Design SP_wocg, start of the top module:
module SP_wocg(
	clk,
	rst_n,
	in_valid,
	in_data,
	in_mode,
	out_valid,
	out_data
);
input clk, rst_n, in_valid;
input [2:0] in_mode;
input [8:0] in_data;
output reg out_valid;
output reg [8:0] out_data;
genvar idx;
integer i;
localparam IDLE = 4'b0000;
localparam INV  = 4'b0001;
localparam MUL  = 4'b0010;
localparam SORT = 4'b0100;
localparam SUM  = 4'b1000;
reg [3:0] cur_state,next_state;
reg [4:0] cnt;
reg [2:0] cnt_data;
reg [8:0] data_temp;
reg [10:0] data_sum [0:5]; 
reg [2:0] mode_r;
wire idle_state = cur_state == IDLE;
wire inv_in_valid  = cur_state[0] && cnt < 6;
wire mul_in_valid  = cur_state[1] && cnt < 6;
wire sort_in_valid = cur_state[2] && cnt < 6;
wire sum_in_valid  = cur_state[3] && cnt < 6;
wire inv_out_valid,mul_out_valid,sort_out_valid;
wire [8:0] inv_out_data,mul_out_data,sort_out_data;
wire [8:0] sum_mod_out_w;   
wire inv_done  = cur_state[0] && cnt == 'd18;
wire mul_done  = cur_state[1] && cnt == 'd12;
wire sort_done = cur_state[2] && cnt == 'd11;
reg  sum_done ;
wire mode0_cnt_flag = cur_state[3] && mode_r == 'd0 && cnt == 'd5;
always @(posedge clk or negedge rst_n) begin
	if (!rst_n) begin
		cur_state <= IDLE;
	end
	else begin
		cur_state <= next_state;
	end
end
always @(*) begin
	case(cur_state)
		IDLE : next_state = in_valid  ? in_mode[0] ? INV : in_mode[1] ? MUL : in_mode[2] ? SORT : SUM : IDLE;
		INV  : next_state = inv_done  ? mode_r[1] ? MUL : mode_r[2] ? SORT : SUM : INV;
		MUL  : next_state = mul_done  ? mode_r[2] ? SORT : SUM : MUL;
		SORT : next_state = sort_done ? SUM : SORT;
		SUM  : next_state = sum_done  ? IDLE : SUM;
		default : next_state = IDLE;
	endcase
end
always @(*) begin 
	if(cur_state[3]) begin
		if(mode_r == 'd0) sum_done = cnt == 'd12;
		else sum_done = cnt == 'd7;
	end
	else sum_done = 0;
end
always @(posedge clk or negedge rst_n) begin
	if (!rst_n) begin
		cnt <= 'd0;
	end
	else begin
		if(idle_state) cnt <= 'd0;
		else if(inv_done | mul_done | sort_done) cnt <= 'd0;
		else cnt <= cnt + 'd1;
	end
end
always @(posedge clk or negedge rst_n) begin
	if (!rst_n) begin
		cnt_data <= 'd0;
	end
	else begin
		if(inv_in_valid)  cnt_data <= cnt_data + 'd1;
		else if(mul_in_valid)  cnt_data <= cnt_data + 'd1;
		else if(sort_in_valid) cnt_data <= cnt_data + 'd1;
		else if(mode0_cnt_flag) cnt_data <= 'd1;
  ...
Settings: LEC_CHECK=0, ABC_AREA=1, CAP_MARGIN=20, CORE_MARGIN=2, CORE_UTILIZATION=72, CTS_CLUSTER_SIZE=73, PLACE_DENSITY=0.66, SLEW_MARGIN=20, SYNTH_MEMORY_MAX_BITS=16384; clock period 5.22 ns.
run.sh (not shown) runs the stock make flow with config.mk's settings and CLKGATE_MAP_FILE=.
The first run died in 5_1_grt.
==> next run, changes <==
CTS_CLUSTER_DIAMETER = 225   (was default)
CTS_CLUSTER_SIZE = default   (was 73)
PLACE_DENSITY = default   (was 0.66)
clock period = 2.68 ns   (was 5.22 ns; I/O delays follow)
=> Now the flow ended with an error in 4_1_cts; synthesized area does not change; synthesized cell count is unchanged; die area stays the same.
==> next run, changes <==
ABC_AREA = default   (was 1)
CORE_UTILIZATION = 40   (was 72)
CTS_CLUSTER_DIAMETER = default   (was 225)
clock period = 7.58 ns   (was 2.68 ns; I/O delays follow)
Now the flow ran to the end with no violations. Area after synthesis went down by 0.56%. Synthesized cell count went down by 19%. Die size went up by 78%.
==> next run, changes <==
CORE_UTILIZATION = 72   (was 40)
clock period = 6.72 ns   (was 7.58 ns; I/O delays follow)
After rerunning: Fmax climbs by 11%; wire length came out lower by 2.8%.

* * *

Setup of run A:
Starting RTL as in the previous note.
Settings: LEC_CHECK=0, ABC_AREA=1, CAP_MARGIN=25, CELL_PAD_IN_SITES_DETAIL_PLACEMENT=1, CELL_PAD_IN_SITES_GLOBAL_PLACEMENT=1, CORE_MARGIN=8, CORE_UTILIZATION=39, GPL_TIMING_DRIVEN=1, MAX_ROUTING_LAYER=met5, PLACE_DENSITY_LB_ADDON=0.03, SLEW_MARGIN=20, SYNTH_MEMORY_MAX_BITS=16384; clock period 8.0 ns.
> inputs changed (run A -> run B)
==> flow/config.mk <==
export PLATFORM = sky130hd
export DESIGN_NAME = SP_wocg
export DESIGN_NICKNAME = SP_wocg
export VERILOG_FILES = /design/flow/design.v
export SDC_FILE = /design/flow/constraint.sdc
export NUM_CORES = 4
export LEC_CHECK = 0
export ABC_AREA = 1
export CAP_MARGIN = 20
export CORE_MARGIN = 2
export CORE_UTILIZATION = 72
export SLEW_MARGIN = 20
export SYNTH_MEMORY_MAX_BITS = 16384
==> flow/constraint.sdc <==
create_clock -name core_clock -period 5.25 [get_ports {clk}]
set_input_delay 1.0500 -clock core_clock [delete_from_list [all_inputs] [get_ports {clk}]]
set_output_delay 1.0500 -clock core_clock [all_outputs]
set_load 0.01 [all_outputs]
--- outcome ---
- From run A to run B, count of library flops with an enable pin did not move at all.
- Run B — floorplan die height 120 µm lower, run A as reference
- H-tree level count for run B is lower than for run A.
- Diff run A -> run B: count of placed standard cells including taps now smaller, weighted congestion reported at the end of routability-driven placement climbed 0.11.
- From run B to run A, chip area line of the yosys report did not move at all.
- Looking only at full die area, and setting everything else aside, the higher value of run B and run A goes to run A.
- In the summary table, run B is marked failed, with error GRT-0232 raised in global routing (5_1_grt).
- Number of core rows: run B vs run A down about 27%
Edits applied to the flow inputs when going from run B to run C:
--- a/flow/config.mk
+++ b/flow/config.mk
@@ -7,3 +7,2 @@
 export LEC_CHECK = 0
-export ABC_AREA = 1
 export CAP_MARGIN = 20
@@ -11,2 +10,4 @@
 export CORE_UTILIZATION = 72
+export CTS_CLUSTER_DIAMETER = 213
+export CTS_CLUSTER_SIZE = 100
 export SLEW_MARGIN = 20
==> flow/constraint.sdc <==
create_clock -name core_clock -period 4.58 [get_ports {clk}]
set_input_delay 0.9160 -clock core_clock [delete_from_list [all_inputs] [get_ports {clk}]]
set_output_delay 0.9160 -clock core_clock [all_outputs]
set_load 0.01 [all_outputs]
Findings:
clock tree synthesis (4_1_cts): run C exited with error. Run C vs. run B: area reported by Yosys stat decreased about 0.56%, sequential-to-total area share from yosys stat essentially unchanged. Run B has lower multiplexer share of the synthesized area than run C. Count of boundary I/O pins came out exactly the same in run C and run B. And-or/or-and share of the synthesized area | run C above run B. Relative to run B, cell count in the Yosys report decreased by 1583 in run C. Changes observed in run C relative to run B: die extent in y has remained practically unchanged; post-synthesis instance total has decreased; synthesized area has decreased; die size has decreased.
The inputs of run D differ from those of run C as listed below.
--- a/flow/config.mk
+++ b/flow/config.mk
@@ -9,5 +9,3 @@
 export CORE_MARGIN = 2
-export CORE_UTILIZATION = 72
-export CTS_CLUSTER_DIAMETER = 213
-export CTS_CLUSTER_SIZE = 100
+export CORE_UTILIZATION = 40
 export SLEW_MARGIN = 20
==> flow/constraint.sdc <==
create_clock -name core_clock -period 8.0 [get_ports {clk}]
set_input_delay 1.6000 -clock core_clock [delete_from_list [all_inputs] [get_ports {clk}]]
set_output_delay 1.6000 -clock core_clock [all_outputs]
set_load 0.01 [all_outputs]
## What came out
- Die area | run D > run C
- The multiplexer fraction of the synthesized cell area on run D is in line with that on run C.
- In the reports for run D and run C, the smaller initial cell density of the core belongs to run D.
- Number of storage elements in the synthesis netlist: run D vs run C — no meaningful difference
- Area fraction in compound gates after synthesis: run C vs run D identical
- Run C has a lower placement-stage worst setup slack than run D.
- Row weighted congestion reported at the end of routability-driven placement: run D lower / run C higher
- Run D completed end to end with timing, DRC and antenna clean.
#### Input delta (run E over run D)
--- a/flow/config.mk
+++ b/flow/config.mk
@@ -9,3 +9,3 @@
 export CORE_MARGIN = 2
-export CORE_UTILIZATION = 40
+export CORE_UTILIZATION = 11
 export SLEW_MARGIN = 20
==> flow/constraint.sdc <==
create_clock -name core_clock -period 9.77 [get_ports {clk}]
set_input_delay 1.9540 -clock core_clock [delete_from_list [all_inputs] [get_ports {clk}]]
set_output_delay 1.9540 -clock core_clock [all_outputs]
set_load 0.01 [all_outputs]
==> results <==
Changes observed in run E relative to run D: global placer's final weighted congestion fell by about 8%; non-clock buffer count fell by 33.
Of the two values seen for highest metal layer used by the detailed router, met4 was produced by run E and met5 by run D.
Comparing the two runs side by side, run E comes out behind run D on worst hold slack.
### run E -> run F
--- a/flow/config.mk
+++ b/flow/config.mk
@@ -9,3 +9,3 @@
 export CORE_MARGIN = 2
-export CORE_UTILIZATION = 11
+export CORE_UTILIZATION = 40
 export SLEW_MARGIN = 20
==> flow/constraint.sdc <==
create_clock -name core_clock -period 13.5 [get_ports {clk}]
set_input_delay 2.7000 -clock core_clock [delete_from_list [all_inputs] [get_ports {clk}]]
set_output_delay 2.7000 -clock core_clock [all_outputs]
set_load 0.01 [all_outputs]
Results
Lower delay of the slowest cell on the worst path among run E and run F: run F
Both conditions hold for run F: the flow ran to the end and the final layout passed the timing, design-rule and antenna checks.
Run F against run E: sequential share of layout area higher, die area lower, setup slack higher.

* * *

## v32
SP_wocg again, from the RTL that the note above started with.
==> flow/config.mk <==
export PLATFORM = sky130hd
export DESIGN_NAME = SP_wocg
export DESIGN_NICKNAME = SP_wocg
export VERILOG_FILES = /design/flow/design.v
export SDC_FILE = /design/flow/constraint.sdc
export NUM_CORES = 4
export LEC_CHECK = 0
export ABC_AREA = 1
export CAP_MARGIN = 10
export CELL_PAD_IN_SITES_GLOBAL_PLACEMENT = 0
export CORE_MARGIN = 2
export CORE_UTILIZATION = 72
export CTS_CLUSTER_DIAMETER = 188
export CTS_CLUSTER_SIZE = 80
export HOLD_SLACK_MARGIN = 0.3
export PLACE_DENSITY_LB_ADDON = 0.2
export SETUP_SLACK_MARGIN = 1.23
export SLEW_MARGIN = 20
export SYNTH_MEMORY_MAX_BITS = 16384
==> flow/constraint.sdc <==
create_clock -name core_clock -period 5.07 [get_ports {clk}]
set_input_delay 1.0140 -clock core_clock [delete_from_list [all_inputs] [get_ports {clk}]]
set_output_delay 1.0140 -clock core_clock [all_outputs]
set_load 0.01 [all_outputs]
FAIL v32 @ global routing (5_1_grt): tool exited with error
Edits applied to the flow inputs when going from v32 to v12:
==> flow/config.mk <==
export PLATFORM = sky130hd
export DESIGN_NAME = SP_wocg
export DESIGN_NICKNAME = SP_wocg
export VERILOG_FILES = /design/flow/design.v
export SDC_FILE = /design/flow/constraint.sdc
export NUM_CORES = 4
export LEC_CHECK = 0
export CAP_MARGIN = 10
export CELL_PAD_IN_SITES_GLOBAL_PLACEMENT = 0
export CORE_MARGIN = 2
export CORE_UTILIZATION = 70
export PLACE_DENSITY = 0.64
export SETUP_SLACK_MARGIN = 0.97
export SLEW_MARGIN = 20
export SYNTH_MEMORY_MAX_BITS = 16384
==> flow/constraint.sdc <==
create_clock -name core_clock -period 6.64 [get_ports {clk}]
set_input_delay 1.3280 -clock core_clock [delete_from_list [all_inputs] [get_ports {clk}]]
set_output_delay 1.3280 -clock core_clock [all_outputs]
set_load 0.01 [all_outputs]
Notes after the runs:
v12 finished every stage and its layout cleared the timing, design-rule and antenna checks. Number of distinct standard cells referenced by the synthesized netlist in v12 is 77% higher than in v32. Number of buffers inserted by post-CTS setup repair sits lower in v12 than in v32. [compare] base=v32 new=v12: number of buffers inserted during clock tree synthesis increased 49; chip area line of the yosys report decreased 340 sq um. Going from v32 to v12, share of synthesized cell area in and, or, nand and nor gates shrinks by 8.6 points. Compared with v32, v12 shows a lower instance area after placement. v12: synthesized cell count 1583 below v32. Initial cell density of the core down 2.5 points in v12 wrt v32.

* * *

== old ==
SP_wocg again, from the RTL that the note above started with.
make LEC_CHECK=0 CAP_MARGIN=10 CELL_PAD_IN_SITES_GLOBAL_PLACEMENT=1 CORE_MARGIN=2 CORE_UTILIZATION=70 CTS_CLUSTER_SIZE=34 PLACE_DENSITY=0.95 SETUP_SLACK_MARGIN=0.97 SLEW_MARGIN=20 SYNTH_MEMORY_MAX_BITS=16384 finish   # period 6.64 ns
old: it failed during global placement without I/O, and the tool reported GPL-0301.
The following lists how new was set up differently from old:
- a change of CELL_PAD_IN_SITES_GLOBAL_PLACEMENT from 1 to 0
- a deleted PLACE_DENSITY that had been 0.95
- a change of CTS_CLUSTER_SIZE from 34 to 60
- an added PLACE_DENSITY_LB_ADDON of 0.0
- a change of CORE_UTILIZATION from 70 to 72
==> results <==
In new the implementation completed, yet the final layout does not meet the checks, the culprit being max-capacitance violations, max-slew violations, negative setup slack. Diff old..new | area of the synthesized netlist per yosys stat | unchanged. new vs. old: number of rows created at floorplan went down by 1.9%. Chip height for new: about 1.4% down relative to old. old → new: post-synthesis share of cell area spent on full adders, half adders and majority gates about even, die area lower.

* * *

wip/maple:
Starting RTL as in the previous note.
Settings: LEC_CHECK=0, CAP_MARGIN=10, CELL_PAD_IN_SITES_GLOBAL_PLACEMENT=1, CORE_MARGIN=2, CORE_UTILIZATION=70, CTS_CLUSTER_SIZE=37, PLACE_DENSITY=0.64, SETUP_SLACK_MARGIN=0.97, SLEW_MARGIN=20, SYNTH_MEMORY_MAX_BITS=16384; clock period 6.64 ns.
Run status, wip/maple: aborted in global placement without I/O, error GPL-0301
diff inputs: wip/maple => wip/delta
# wip/maple
export LEC_CHECK = 0
export CAP_MARGIN = 10
export CELL_PAD_IN_SITES_GLOBAL_PLACEMENT = 1
export CORE_MARGIN = 2
export CORE_UTILIZATION = 70
export CTS_CLUSTER_SIZE = 37
export PLACE_DENSITY = 0.64
export SETUP_SLACK_MARGIN = 0.97
export SLEW_MARGIN = 20
export SYNTH_MEMORY_MAX_BITS = 16384
create_clock -name core_clock -period 6.64 [get_ports {clk}]
# wip/delta
export LEC_CHECK = 0
export CAP_MARGIN = 10
export CELL_PAD_IN_SITES_DETAIL_PLACEMENT = 1
export CELL_PAD_IN_SITES_GLOBAL_PLACEMENT = 0
export CORE_ASPECT_RATIO = 0.66
export CORE_MARGIN = 2
export CORE_UTILIZATION = 63
export MAX_ROUTING_LAYER = met4
export PLACE_DENSITY_LB_ADDON = 0.04
export SETUP_SLACK_MARGIN = 0.97
export SLEW_MARGIN = 20
export SYNTH_MEMORY_MAX_BITS = 16384
create_clock -name core_clock -period 6.64 [get_ports {clk}]
==> comparison <==
- wip/delta never completed, since it errored out during clock tree synthesis.
- Re chip area line of the yosys report: no difference whatsoever between wip/maple and wip/delta.
- wip/delta vs. wip/maple: die area now larger; site row count now smaller; post-synthesis adder-cell area fraction comparable.
Relative to wip/delta, the following input files were edited for wip/xenon:
# wip/delta
export LEC_CHECK = 0
export CAP_MARGIN = 10
export CELL_PAD_IN_SITES_DETAIL_PLACEMENT = 1
export CELL_PAD_IN_SITES_GLOBAL_PLACEMENT = 0
export CORE_ASPECT_RATIO = 0.66
export CORE_MARGIN = 2
export CORE_UTILIZATION = 63
export MAX_ROUTING_LAYER = met4
export PLACE_DENSITY_LB_ADDON = 0.04
export SETUP_SLACK_MARGIN = 0.97
export SLEW_MARGIN = 20
export SYNTH_MEMORY_MAX_BITS = 16384
create_clock -name core_clock -period 6.64 [get_ports {clk}]
# wip/xenon
export LEC_CHECK = 0
export CAP_MARGIN = 10
export CELL_PAD_IN_SITES_GLOBAL_PLACEMENT = 0
export CORE_MARGIN = 2
export CORE_UTILIZATION = 72
export PLACE_DENSITY = 0.66
export SETUP_SLACK_MARGIN = 0.97
export SLEW_MARGIN = 20
export SYNTH_MEMORY_MAX_BITS = 16384
create_clock -name core_clock -period 6.64 [get_ports {clk}]
## What came out
wip/xenon did not finish; the tool stopped in global routing with error ODB-0269. Pre-CTS worst setup slack ended up 0.53 ns higher on wip/xenon than on wip/delta. Diff wip/delta..wip/xenon | area reported by Yosys stat | unchanged. Diff wip/delta -> wip/xenon: die area now smaller, die width lower, number of placed cells counting well taps went down by 275.
For wip/tundra, these inputs were changed with respect to wip/xenon:
# wip/xenon
export LEC_CHECK = 0
export CAP_MARGIN = 10
export CELL_PAD_IN_SITES_GLOBAL_PLACEMENT = 0
export CORE_MARGIN = 2
export CORE_UTILIZATION = 72
export PLACE_DENSITY = 0.66
export SETUP_SLACK_MARGIN = 0.97
export SLEW_MARGIN = 20
export SYNTH_MEMORY_MAX_BITS = 16384
create_clock -name core_clock -period 6.64 [get_ports {clk}]
# wip/tundra
export LEC_CHECK = 0
export ABC_AREA = 1
export CAP_MARGIN = 10
export CELL_PAD_IN_SITES_DETAIL_PLACEMENT = 0
export CELL_PAD_IN_SITES_GLOBAL_PLACEMENT = 0
export CORE_ASPECT_RATIO = 0.66
export CORE_MARGIN = 2
export CORE_UTILIZATION = 63
export MAX_ROUTING_LAYER = met4
export PLACE_DENSITY_LB_ADDON = 0.04
export SETUP_SLACK_MARGIN = 0.97
export SLEW_MARGIN = 20
export SYNTH_MEMORY_MAX_BITS = 16384
export TNS_END_PERCENT = 15
create_clock -name core_clock -period 6.64 [get_ports {clk}]
### Flow results
- The flow did not stop early for wip/tundra: all stages ran, and the layout cleared the timing, design-rule and antenna checks.
- As far as count of flip-flops with a built-in enable after synthesis is concerned, wip/xenon and wip/tundra perform about the same.
- When wip/tundra is measured against wip/xenon, its detailed placement HPWL turns out about 6% higher.
- Changes observed in wip/tundra relative to wip/xenon: post-placement cell count went up about 23%; part of the Yosys area used for sequential elements held.
- Total standard cell area after synthesis: wip/tundra > wip/xenon
- On final weighted congestion in routability-driven placement: wip/tundra sits above wip/xenon.
- Compared with wip/xenon, yosys-reported design area after synthesis in wip/tundra increased slightly.
- Against wip/xenon, number of nets produced by synthesis in wip/tundra rose by more than 10%.
- What wip/xenon reported for post-synthesis area per instance has to be multiplied by 0.817 to get the figure for wip/tundra.
- Against wip/xenon, wip/tundra reports a unique cell type count in the Yosys netlist that is lower.
